Setup of job 4233:
==> flow/design.v (excerpt) <==
module CONNECTED
    (
    input clk, rst,
    input [31:0] mem_rdata,
    output [31:0] mem_addr, mem_wdata,
    output mem_we, mem_re
    );
    wire pc_sel, pc_write_cond, pc_write, I_or_D, mem_read, mem_write,
        mem_to_reg, IR_write, reg_write, alu_zero_out, and_or;
    wire [3:0] alu_ctl;
    wire [31:0] read_data1, read_data2, write_data, imm_out_val, alu_input_A,
        alu_input_B, alu_out_signal, read_mem_data, pc_in, mem_address;
    wire [1:0] pc_src, alu_op, alu_src_B, alu_src_A;
    reg [31:0] pc_out, pc_old, instruction, mem_data_reg, A, B, ALUOut;
    MUX2x1 mux_I_or_D(I_or_D, pc_out, ALUOut, mem_address);
    assign mem_addr = mem_address;
    assign mem_wdata = B;
    assign mem_we = mem_write;
    assign mem_re = mem_read;
    assign read_mem_data = mem_rdata;
    MUX2x1 mux_mem_to_reg(mem_to_reg, ALUOut, mem_data_reg, write_data);
    REGISTER_FILE register_file(instruction[19:15], instruction[24:20], instruction[11:7], write_data, 
        rst, clk , reg_write, read_data1, read_data2);
    IMM_GEN imm_gen(imm_out_val, instruction);
    MUX3x1 mux_alu_input_A(alu_src_A, pc_out, A, pc_old, alu_input_A);
    MUX3x1 mux_alu_input_B(alu_src_B, B, 32'h4, imm_out_val, alu_input_B);
    ALU alu(alu_out_signal, alu_zero_out,alu_input_A, alu_input_B, alu_ctl);
    MUX2x1 muxPCSource(pc_src[0], alu_out_signal, ALUOut, pc_in);
    and(and_or, alu_zero_out, pc_write_cond);
    or(pc_sel, and_or, pc_write);
    CONTROL control(instruction[6:0], clk, rst, pc_src, alu_op, alu_src_B, alu_src_A,
        pc_write_cond, pc_write, I_or_D, mem_read, mem_write,
        mem_to_reg, IR_write, reg_write);
    alu_control aluControl(alu_ctl, alu_op, {instruction[30], instruction[14:12]});
    always@(posedge clk)
    if (rst) begin
        pc_out <= 0;
        pc_old <= 0;
        instruction <= 0;
        mem_data_reg <= 0;
  ...
==> flow/config.mk <==
export PLATFORM = sky130hd
export DESIGN_NAME = CONNECTED
export DESIGN_NICKNAME = CONNECTED
export VERILOG_FILES = /design/flow/design.v
export SDC_FILE = /design/flow/constraint.sdc
export NUM_CORES = 4
export LEC_CHECK = 0
export CAP_MARGIN = 20
export CORE_MARGIN = 2
export CORE_UTILIZATION = 68
export CTS_CLUSTER_DIAMETER = 29
export CTS_CLUSTER_SIZE = 21
export PLACE_DENSITY = 0.6
export SLEW_MARGIN = 20
==> flow/constraint.sdc <==
create_clock -name core_clock -period 5.22 [get_ports {clk}]
set_input_delay 1.0440 -clock core_clock [delete_from_list [all_inputs] [get_ports {clk}]]
set_output_delay 1.0440 -clock core_clock [all_outputs]
set_load 0.01 [all_outputs]
run.sh (not shown) runs the stock make flow with config.mk's settings and CLKGATE_MAP_FILE=.
Job 4233: it failed during 5_1_grt, and the tool reported GRT-0232.
The inputs of job 4096 differ from those of job 4233 as listed below.
Settings: CORE_UTILIZATION changed from 68 to 66; CTS_CLUSTER_SIZE removed (was 21); CTS_CLUSTER_DIAMETER removed (was 29); the clock period (ns, I/O delays scaled along) changed from 5.22 to 7.18.
### Flow results
- Job 4096 | status: complete | timing, DRC, antenna: pass
- Job 4096 has chip footprint above what job 4233 had.
- From job 4233 to job 4096, number of buffers on the longest clock path did not move at all.
- Minimum setup slack after placement, job 4233 and job 4096: lower on job 4233
- Re synthesized-area fraction occupied by ao, oa, aoi and oai cells: no difference whatsoever between job 4233 and job 4096.
- Max area of the placeable core across job 4233 and job 4096: job 4096
- From job 4233 to job 4096, gate count after technology mapping did not move at all.

---

CONNECTED again, from the RTL that the note above started with.
==> flow/config.mk <==
export PLATFORM = sky130hd
export DESIGN_NAME = CONNECTED
export DESIGN_NICKNAME = CONNECTED
export VERILOG_FILES = /design/flow/design.v
export SDC_FILE = /design/flow/constraint.sdc
export NUM_CORES = 4
export LEC_CHECK = 0
export CAP_MARGIN = 20
export CORE_MARGIN = 2
export CORE_UTILIZATION = 40
export PLACE_DENSITY = 0.6
export SLEW_MARGIN = 20
==> flow/constraint.sdc <==
create_clock -name core_clock -period 7.18 [get_ports {clk}]
set_input_delay 1.4360 -clock core_clock [delete_from_list [all_inputs] [get_ports {clk}]]
set_output_delay 1.4360 -clock core_clock [all_outputs]
set_load 0.01 [all_outputs]
The first run completed with no timing, DRC or antenna violations.
Then changed:
Settings changed: ABC_AREA from default to 1, CORE_ASPECT_RATIO from default to 0.51, CORE_MARGIN 2 to 4, CORE_UTILIZATION 40 to 25, GPL_ROUTABILITY_DRIVEN from default to 0, GPL_TIMING_DRIVEN from default to 0, MAX_ROUTING_LAYER from default to met4, PLACE_DENSITY 0.6 to default, PLACE_DENSITY_LB_ADDON from default to 0.18, SETUP_SLACK_MARGIN from default to -0.23.
Clock period 7.18 ns to 4.03 ns, I/O delays scaled along.
With this change the flow finished with negative setup slack left.
Routed wire length is higher by 73%.
Via count is higher by 49%.
Sequential cell count does not change.
Area after synthesis is higher by 2.1%.
Die area is higher by 66%.
Worst hold slack gets worse by 0.016 ns.
Sequential power is higher by 76%.
Then changed:
Settings changed: CAP_MARGIN 20 to 25, CELL_PAD_IN_SITES_GLOBAL_PLACEMENT from default to 3, CORE_ASPECT_RATIO 0.51 to 1.96, CORE_MARGIN 4 to 10, CORE_UTILIZATION 25 to 38, GPL_ROUTABILITY_DRIVEN 0 to 1, HOLD_SLACK_MARGIN from default to 0.27, MAX_ROUTING_LAYER met4 to default, SETUP_SLACK_MARGIN -0.23 to 0.44, SLEW_MARGIN 20 to 0.
Clock period 4.03 ns to 6.99 ns, I/O delays scaled along.
- Now the flow finished with timing, DRC and antenna clean
- clock-buffer cell count is lower by 1
- clock power is lower by well over a third
- sequential cell count stays the same
Then changed:
Settings changed: ABC_AREA 1 to default, CAP_MARGIN 25 to 20, CELL_PAD_IN_SITES_GLOBAL_PLACEMENT 3 to default, CORE_ASPECT_RATIO 1.96 to default, CORE_MARGIN 10 to 2, CORE_UTILIZATION 38 to 66, GPL_ROUTABILITY_DRIVEN 1 to default, GPL_TIMING_DRIVEN 0 to default, HOLD_SLACK_MARGIN 0.27 to default, PLACE_DENSITY_LB_ADDON 0.18 to default, SETUP_SLACK_MARGIN 0.44 to 1.42, SLEW_MARGIN 0 to 20.
Clock period 6.99 ns to 5.55 ns, I/O delays scaled along.
Effect: The new run produced a clean layout. First-iteration DRC count grows by 48%. Final area shrinks by 1.2%. Worst hold slack is better by 0.0068 ns. Worst setup slack is worse by 0.34 ns. Power grows by 28%. Global-route usage grows by 12 points. Routed wire length shrinks by 33%. Synthesized cell count shrinks by 35%. Sequential cell count is unchanged. Utilization grows by 34 points. Non-clock buffer count shrinks by 149.

---

the previous run:
CONNECTED again, from the RTL that the note above started with.
Settings: LEC_CHECK=0, CAP_MARGIN=20, CORE_MARGIN=2, CORE_UTILIZATION=70, CTS_CLUSTER_SIZE=37, PLACE_DENSITY=0.6, SLEW_MARGIN=20; clock period 5.23 ns.
The previous run is listed as incomplete: the tool reported an error in global routing and the run ended there.
#### Input delta (the current run over the previous run)
--- a/flow/config.mk
+++ b/flow/config.mk
@@ -6,8 +6,9 @@
 export NUM_CORES = 4
 export LEC_CHECK = 0
+export ABC_AREA = 1
 export CAP_MARGIN = 20
 export CORE_MARGIN = 2
-export CORE_UTILIZATION = 70
-export CTS_CLUSTER_SIZE = 37
+export CORE_UTILIZATION = 40
+export GPL_ROUTABILITY_DRIVEN = 0
 export PLACE_DENSITY = 0.6
-export SLEW_MARGIN = 20
+export SLEW_MARGIN = 0
==> flow/constraint.sdc <==
create_clock -name core_clock -period 8.0 [get_ports {clk}]
set_input_delay 1.6000 -clock core_clock [delete_from_list [all_inputs] [get_ports {clk}]]
set_output_delay 1.6000 -clock core_clock [all_outputs]
set_load 0.01 [all_outputs]
Findings:
The current run went all the way through synthesis, placement and routing and the layout is clean on timing, DRC and antenna. In the tables for the previous run and the current run, total half-perimeter wirelength after legalization and detailed placement reads higher with the previous run. Taking the previous run as 1.0, the current run lands at 0.59 on post-synthesis cell type count. Re buffers inserted during post-CTS setup optimization: the current run is 26 down on the previous run.

---

Starting RTL as in the previous note.
Settings: LEC_CHECK=0, CAP_MARGIN=20, CORE_MARGIN=2, CORE_UTILIZATION=57, PLACE_DENSITY=0.6, SLEW_MARGIN=20; clock period 4.15 ns.
The baseline reached the layout checks and failed them: setup timing.
Change:
- CORE_UTILIZATION: 57 -> 72
- CTS_CLUSTER_DIAMETER: not set -> 376
- CTS_CLUSTER_SIZE: not set -> 99
- PLACE_DENSITY: 0.6 -> 0.38
- TNS_END_PERCENT: not set -> 10
Result:
- The changed run never finished: it broke off in 5_1_grt on ODB-0269
- die size went down by about a fifth
- synthesized area is unchanged
- synthesized cell count is unchanged
Change:
- CORE_UTILIZATION: 72 -> 32
- CTS_CLUSTER_DIAMETER: 376 -> not set
- CTS_CLUSTER_SIZE: 99 -> not set
- PLACE_DENSITY: 0.38 -> 0.6
- TNS_END_PERCENT: 10 -> not set
- clock period: 4.15 -> 8.71 ns (I/O delays scaled with it)
Effect: The changed run finished clean. Synthesized area does not change. Die area came out higher by well over a third. Synthesized cell count stays the same.
Power figures rest on the tool's default switching activity, not on a simulated workload.
